Design mult32x32_fast, start of the top module:
module mult32x32_fast (
    input logic clk,             
    input logic reset,           
    input logic start,           
    input logic [31:0] a,        
    input logic [31:0] b,        
    output logic busy,           
    output logic [63:0] product  
);
Size in the first run: ~73 flip-flops, about 130 I/O pins, ~13000 µm² of cells after synthesis.
clock: 9.5 ns
lec_check: 0
abc_area: 1
cap_margin: 15
cell_pad_in_sites_detail_placement: 0
core_aspect_ratio: 0.89
core_margin: 2
core_utilization: 40
cts_cluster_diameter: 210
gpl_timing_driven: 0
hold_slack_margin: -0.05
max_routing_layer: met4
min_routing_layer: met2
place_density_lb_addon: 0.23
slew_margin: 20
tns_end_percent: 50
run.sh (not shown) runs the stock make flow with config.mk's settings and CLKGATE_MAP_FILE=.
The first run ended with an error in global routing (GRT-0116).
Then changed:
CAP_MARGIN = 20   (was 15)
CELL_PAD_IN_SITES_DETAIL_PLACEMENT = default   (was 0)
CORE_ASPECT_RATIO = 1.54   (was 0.89)
CORE_MARGIN = 9   (was 2)
CTS_CLUSTER_DIAMETER = 379   (was 210)
CTS_CLUSTER_SIZE = 45   (was default)
GPL_TIMING_DRIVEN = default   (was 0)
HOLD_SLACK_MARGIN = default   (was -0.05)
MAX_ROUTING_LAYER = default   (was met4)
MIN_ROUTING_LAYER = default   (was met2)
PLACE_DENSITY_LB_ADDON = 0.04   (was 0.23)
SETUP_SLACK_MARGIN = -0.5   (was default)
TNS_END_PERCENT = 10   (was 50)
What happened:
- The changed run produced a clean layout
- area after synthesis stays the same
- die size grows by 16%
- synthesized cell count stays the same
Then changed:
ABC_AREA = default   (was 1)
CAP_MARGIN = 15   (was 20)
CORE_ASPECT_RATIO = 1.63   (was 1.54)
CORE_MARGIN = 2   (was 9)
CTS_CLUSTER_DIAMETER = default   (was 379)
CTS_CLUSTER_SIZE = default   (was 45)
HOLD_SLACK_MARGIN = -0.05   (was default)
PLACE_DENSITY_LB_ADDON = 0.23   (was 0.04)
SETUP_SLACK_MARGIN = default   (was -0.5)
TNS_END_PERCENT = default   (was 10)
Effect:
- The new run produced a clean layout
- worst setup slack improved by 0.011 ns
- register-to-register slack got worse by 0.47 ns
- final cell count goes down by 18%
Then changed:
CAP_MARGIN = 40   (was 15)
CORE_ASPECT_RATIO = default   (was 1.63)
CORE_MARGIN = 10   (was 2)
CORE_UTILIZATION = 21   (was 40)
HOLD_SLACK_MARGIN = 0.22   (was -0.05)
PLACE_DENSITY_LB_ADDON = default   (was 0.23)
SETUP_SLACK_MARGIN = -0.94   (was default)
Outcome:
- The changed run ran to the end with violations: setup timing
- setup slack degrades by 0.62 ns
- hold slack improves by 0.017 ns
- sequential share of layout area rises by 0.54 points
- area after synthesis does not change
- cell count rises by about 13%
- cell area falls by 4.8%
- non-clock buffer count falls by 31
- wire length falls by 2.6%
- register-to-register slack degrades by 0.52 ns
- core utilization falls by 30 points

* * *

The RTL this note starts from:
==> flow/design.v <==
module mult32x32_fast_arith (
    input logic clk,              
    input logic reset,            
    input logic [31:0] a,         
    input logic [31:0] b,         
    input logic [1:0] a_sel,      
    input logic b_sel,            
    input logic [2:0] shift_sel,  
    input logic upd_prod,         
    input logic clr_prod,         
    output logic a_msb_is_0,      
    output logic b_msw_is_0,      
    output logic [63:0] product   
);
    logic [7:0] a_out;
    logic [15:0] b_out;
    logic [24:0] multi_out;
    logic [63:0] shift_out;
    logic [63:0] adder_out;
    logic [63:0] ff_out;
    assign a_msb_is_0 = ~|a[31:24];  
    assign b_msw_is_0 = ~|b[31:16];  
    always_comb begin
        case (a_sel)
            2'd0: a_out = a[7:0];
            2'd1: a_out = a[15:8];
            2'd2: a_out = a[23:16];
            2'd3: a_out = a[31:24];
            default: a_out = 8'd0;
        endcase
    end
    always_comb begin
        case (b_sel)
            1'b0: b_out = b[15:0];
            1'b1: b_out = b[31:16];
            default: b_out = 16'd0;
        endcase
    end
    always_comb begin
        multi_out = b_out * a_out;
    end
    always_comb begin
        case (shift_sel)
            3'd0: shift_out = multi_out << 0;
            3'd1: shift_out = multi_out << 8;
            3'd2: shift_out = multi_out << 16;
            3'd3: shift_out = multi_out << 24;
            3'd4: shift_out = multi_out << 32;
            3'd5: shift_out = multi_out << 40;
            default: shift_out = 64'd0;
        endcase
    end
    always_comb begin
        adder_out = shift_out + ff_out;
    end
    always_ff @(posedge clk or posedge reset) begin
        if (reset) begin
            ff_out <= '0;
        end else begin
            if (clr_prod) begin
                ff_out <= '0;
            end else if (upd_prod) begin
                ff_out <= adder_out;
            end 
        end 
    end
   assign product = ff_out;
endmodule
module mult32x32_fast_fsm (
    input logic clk,               
    input logic reset,             
    input logic start,             
    input logic a_msb_is_0,        
    input logic b_msw_is_0,        
    output logic busy,             
    output logic [1:0] a_sel,      
    output logic b_sel,            
    output logic [2:0] shift_sel,  
    output logic upd_prod,         
    output logic clr_prod          
);
    typedef enum {
        idle_st,
        a0_b0_st,
        a1_b0_st,
        a2_b0_st,
        a3_b0_st,
        a0_b1_st,
        a1_b1_st,
        a2_b1_st,
        a3_b1_st
      } sm_type;
    sm_type current_state;
    sm_type next_state;
    always_ff @(posedge clk, posedge reset) begin
        if (reset == 1'b1) begin
            current_state <= idle_st;
        end
        else begin
            current_state <= next_state;
        end
    end
    always_comb begin
        next_state = current_state;
        busy = 1'b1;
        a_sel = 2'b00;
        b_sel = 1'b0;
        shift_sel = 3'b000;  
        upd_prod = 1'b1;
        clr_prod = 1'b0;
        case (current_state)
            idle_st: begin
                busy = 1'b0;
                if (start == 1'b1) begin
                    next_state = a0_b0_st;
                    upd_prod = 1'b0;
                    clr_prod = 1'b1;
                end
                else begin
                    upd_prod = 1'b0;
                    clr_prod = 1'b0;
                end
            end
            a0_b0_st: begin
                next_state = a1_b0_st;
                shift_sel = 3'b000;  
            end
            a1_b0_st: begin
                next_state = a2_b0_st;
                a_sel = 2'b01;
                shift_sel = 3'b001;  
            end
            a2_b0_st: begin
                a_sel = 2'b10;
                shift_sel = 3'b010;  
                if (a_msb_is_0 == 1'b1) begin
                    if (b_msw_is_0 == 1'b1) begin
                        next_state = idle_st;
                    end
                    else begin
                        next_state = a0_b1_st;
                    end
                end
                else begin
                    next_state = a3_b0_st;
                end
            end
            a3_b0_st: begin
                a_sel = 2'b11;
                shift_sel = 3'b011;  
                if (b_msw_is_0 == 1'b1) begin
                    next_state = idle_st;
                end
                else begin
                    next_state = a0_b1_st;
                end
            end
            a0_b1_st: begin
                next_state = a1_b1_st;
                a_sel = 2'b00;
                b_sel = 1'b1;
                shift_sel = 3'b010;  
            end
            a1_b1_st: begin
                next_state = a2_b1_st;
                a_sel = 2'b01;
                b_sel = 1'b1;
                shift_sel = 3'b011;  
            end
            a2_b1_st: begin
                a_sel = 2'b10;
                b_sel = 1'b1;
                shift_sel = 3'b100;  
                if (a_msb_is_0 == 1'b1) begin
                    next_state = idle_st;
                end
                else begin
                    next_state = a3_b1_st;
                end
            end
            a3_b1_st: begin
                a_sel = 2'b11;
                b_sel = 1'b1;
                shift_sel = 3'b101;  
                busy = 1'b1;
                if (start == 0) begin
                    next_state = idle_st;
                end
                else begin
                    next_state = a0_b0_st;
                    upd_prod = 1'b0;
                    clr_prod = 1'b1;
                end
            end
        endcase
    end
endmodule
module mult32x32_fast (
    input logic clk,             
    input logic reset,           
    input logic start,           
    input logic [31:0] a,        
    input logic [31:0] b,        
    output logic busy,           
    output logic [63:0] product  
);
    logic [1:0] a_sel;
    logic b_sel;
    logic [2:0] shift_sel;
    logic upd_prod;
    logic clr_prod;
    logic a_msb_is_0;
    logic b_msw_is_0;
    mult32x32_fast_fsm f_fsm_m(
        .clk(clk),
        .reset(reset),
        .start(start),
        .busy(busy),
        .a_sel(a_sel),
        .b_sel(b_sel),
        .shift_sel(shift_sel),
        .upd_prod(upd_prod),
        .clr_prod(clr_prod),
        .a_msb_is_0(a_msb_is_0),
        .b_msw_is_0(b_msw_is_0)
    );
    mult32x32_fast_arith f_arith_m(
        .clk(clk),
        .reset(reset),
        .a(a),
        .b(b),
        .a_sel(a_sel),
        .b_sel(b_sel),
        .shift_sel(shift_sel),
        .upd_prod(upd_prod),
        .clr_prod(clr_prod),
        .a_msb_is_0(a_msb_is_0),
        .b_msw_is_0(b_msw_is_0),
        .product(product)
    );
endmodule
clock: 8.22 ns
lec_check: 0
cap_margin: 20
core_margin: 2
core_utilization: 72
cts_cluster_diameter: 371
cts_cluster_size: 98
slew_margin: 20
The baseline did not get past 3_5_place_dp on DPL-0038.
Change:
Settings changed: CORE_UTILIZATION 72 to 40, CTS_CLUSTER_DIAMETER 371 to default, CTS_CLUSTER_SIZE 98 to default.
Clock period 8.22 ns to 9.5 ns, I/O delays scaled along.
Outcome:
- The new run completed without violations
- area after synthesis stays the same
- synthesized cell count does not change
- die size grows by 77%
Change:
Settings changed: ABC_AREA from default to 1, CAP_MARGIN 20 to 0, CORE_ASPECT_RATIO from default to 0.5, CORE_MARGIN 2 to 9, CORE_UTILIZATION 40 to 39, CTS_CLUSTER_DIAMETER from default to 96, CTS_CLUSTER_SIZE from default to 15, PLACE_DENSITY from default to 0.95, SETUP_SLACK_MARGIN from default to -0.53, SLEW_MARGIN 20 to 5, TNS_END_PERCENT from default to 10.
Outcome: Final area came out lower by roughly a tenth; global-route usage falls by 2.1 points; synthesized cell count grows by well over a third; setup slack is better by 0.027 ns; non-clock buffer count came out lower by 318; utilization decreases by 14 points; final cell count is higher by about a fifth; wire length went up by a quarter to a third; via count went up by about a fifth.
Change:
Settings changed: ABC_AREA 1 to default, CAP_MARGIN 0 to 20, CORE_ASPECT_RATIO 0.5 to default, CORE_MARGIN 9 to 2, CORE_UTILIZATION 39 to 58, CTS_CLUSTER_DIAMETER 96 to default, CTS_CLUSTER_SIZE 15 to default, PLACE_DENSITY 0.95 to default, SETUP_SLACK_MARGIN -0.53 to default, SLEW_MARGIN 5 to 20, TNS_END_PERCENT 10 to default.
Clock period 9.5 ns to 5.18 ns, I/O delays scaled along.
With this change the flow did not get past 5_1_grt; die area is lower by well over a third; area after synthesis shrinks by roughly a tenth; synthesized cell count went down by a quarter to a third.
Change:
Settings changed: CORE_UTILIZATION 58 to 40.
Clock period 5.18 ns to 9.33 ns, I/O delays scaled along.
Result:
- The changed run finished clean
- synthesized cell count is unchanged
- die size rises by well over a third
- area after synthesis is unchanged
